alpha:
Design bldc_esc, start of the top module:
module bldc_esc #(parameter DATA_WIDTH = 16,parameter debounce = 3)(
  input clk,              		 
  input reset,            		 
  input pwm_en,						 
  input encoder_a,  				 
  input encoder_b,  				 
  input [DATA_WIDTH-1:0] pwm_period,	 
  input [DATA_WIDTH-1:0] period_reference,	 
  input [DATA_WIDTH-1:0] Kp_ext, 
  input [DATA_WIDTH-1:0] Ki_ext, 
  input [DATA_WIDTH-1:0] Kd_ext, 
  input override_internal_pid,		 
  output reg motor_positive,   		 
  output reg motor_negative 			 
);
Size: about 2,400 cells after synthesis, ~210 flip-flops, ~88 I/O pins, roughly 23,000 µm² of cells after synthesis.
clock: 8.0 ns
lec_check: 0
cap_margin: 20
cell_pad_in_sites_detail_placement: 1
cell_pad_in_sites_global_placement: 1
core_aspect_ratio: 1.54
core_margin: 8
core_utilization: 40
cts_cluster_size: 42
place_density: 0.72
slew_margin: 20
tns_end_percent: 30
run.sh (not shown) runs the stock make flow with config.mk's settings and CLKGATE_MAP_FILE=.
Here is what was changed in the inputs of beta compared with alpha.
==> flow/config.mk <==
export PLATFORM = sky130hd
export DESIGN_NAME = bldc_esc
export DESIGN_NICKNAME = bldc_esc
export VERILOG_FILES = /design/flow/design.v
export SDC_FILE = /design/flow/constraint.sdc
export NUM_CORES = 4
export LEC_CHECK = 0
export CAP_MARGIN = 20
export CORE_MARGIN = 2
export CORE_UTILIZATION = 40
export PLACE_DENSITY = 0.6
export SLEW_MARGIN = 20
beta went all the way through synthesis, placement and routing and the layout is clean on timing, DRC and antenna.
Routed wire length | beta below alpha
| slew of the pin with the lowest slew margin | higher: alpha |
Against alpha, beta comes in 1.2 points lower on global-route usage.
beta — clock period minus worst slack 0.012 ns lower, alpha as reference
Looking at combinational share of cell area, beta sits 0.53 points below alpha.
alpha has a higher average vias per placed instance than beta.
Going from alpha to beta, the count of clock-buffer cells in the layout was found to have gone down by about 3.2%.
Relative to alpha, fraction of area in registers has gone down in beta.
## Diff of input files: gamma against beta
--- a/flow/config.mk
+++ b/flow/config.mk
@@ -8,5 +8,5 @@
 export CAP_MARGIN = 20
 export CORE_MARGIN = 2
-export CORE_UTILIZATION = 40
+export CORE_UTILIZATION = 64
 export PLACE_DENSITY = 0.6
 export SLEW_MARGIN = 20
==> flow/constraint.sdc <==
create_clock -name core_clock -period 7.4 [get_ports {clk}]
set_input_delay 1.4800 -clock core_clock [delete_from_list [all_inputs] [get_ports {clk}]]
set_output_delay 1.4800 -clock core_clock [all_outputs]
set_load 0.01 [all_outputs]
==> results <==
| fraction of area in clock buffers and inverters | gamma vs beta | 0.44 points lower |. The clock-pin slew on the worst setup and hold paths of gamma and that of beta are within noise of each other. Compared with beta, gamma shows a worst-skew pair later-pin latency that is 0.03 ns lower. gamma vs. beta: die height fell about 20%, critical path depth did not really move. Of gamma and beta, it is gamma that has the higher non-clock buffer contribution to total cell area. Summary — utilization, gamma relative to beta: higher, by 26 points.
#### Input delta (delta over gamma)
--- a/flow/config.mk
+++ b/flow/config.mk
@@ -8,5 +8,6 @@
 export CAP_MARGIN = 20
 export CORE_MARGIN = 2
-export CORE_UTILIZATION = 64
+export CORE_UTILIZATION = 40
 export PLACE_DENSITY = 0.6
+export SETUP_SLACK_MARGIN = 0.33
 export SLEW_MARGIN = 20
## What came out
gamma has a lower cell count than delta. Diff delta and gamma: share of the cycle needed by the critical path after routing higher in gamma. Setup slack in delta is 0.33 ns higher than in gamma. From gamma to delta the numbers moved as follows: post-CTS setup buffer count held steady, number of nets in the finished design went up by 39. Count of clock-net buffers in the final layout, delta and gamma: higher on delta. Diff delta and gamma: time the final worst path needs with I/O delays and setup lower in delta.

* * *

Starting RTL as in the previous note.
==> flow/config.mk <==
export PLATFORM = sky130hd
export DESIGN_NAME = bldc_esc
export DESIGN_NICKNAME = bldc_esc
export VERILOG_FILES = /design/flow/design.v
export SDC_FILE = /design/flow/constraint.sdc
export NUM_CORES = 4
export LEC_CHECK = 0
export CAP_MARGIN = 20
export CELL_PAD_IN_SITES_DETAIL_PLACEMENT = 0
export CORE_ASPECT_RATIO = 1.26
export CORE_MARGIN = 2
export CORE_UTILIZATION = 72
export CTS_CLUSTER_DIAMETER = 103
export GPL_ROUTABILITY_DRIVEN = 1
export MAX_ROUTING_LAYER = met5
export MIN_ROUTING_LAYER = met1
export PLACE_DENSITY_LB_ADDON = 0.01
export SETUP_SLACK_MARGIN = 0.8
export SLEW_MARGIN = 20
export TNS_END_PERCENT = 55
==> flow/constraint.sdc <==
create_clock -name core_clock -period 5.9 [get_ports {clk}]
set_input_delay 1.1800 -clock core_clock [delete_from_list [all_inputs] [get_ports {clk}]]
set_output_delay 1.1800 -clock core_clock [all_outputs]
set_load 0.01 [all_outputs]
The first run finished but failed the layout checks on negative setup slack.
Rerun with:
Settings changed: CORE_MARGIN 2 to 6, CORE_UTILIZATION 72 to 60, PLACE_DENSITY_LB_ADDON 0.01 to 0.15.
Clock period 5.9 ns to 3.6 ns, I/O delays scaled along.
The new run completed and failed the layout checks on negative setup slack.
Cell area rose by 5.0%.
Setup slack gets worse by 2000 ps.
Routed wire length fell by 6.4%.
Worst hold slack gets worse by 6.8 ps.
Core utilization fell by 9.8 points.
Global-route usage fell by 12 points.
Die size rose by 29%.
Synthesized cell count is unchanged.
Register-to-register slack gets worse by 2000 ps.
Final cell count rose by 3.8%.
First-iteration DRC count fell by 42%.
Rerun with:
Settings changed: CORE_UTILIZATION 60 to 65.
Clock period 3.6 ns to 6.92 ns, I/O delays scaled along.
Outcome:
- With this change the flow finished clean
- worst setup slack improves by 3300 ps
- synthesized cell count is unchanged
- maximum frequency is about the same
Rerun with:
Settings changed: ABC_AREA from default to 1, CELL_PAD_IN_SITES_DETAIL_PLACEMENT 0 to 1, CORE_UTILIZATION 65 to 28, GPL_TIMING_DRIVEN from default to 0, MIN_ROUTING_LAYER met1 to met2, SETUP_SLACK_MARGIN 0.8 to -0.17.
Clock period 6.92 ns to 4.24 ns, I/O delays scaled along.
After rerunning:
- Now the flow produced a layout that fails on negative setup slack
- setup slack gets worse by 2900 ps
- via count came out higher by 51%
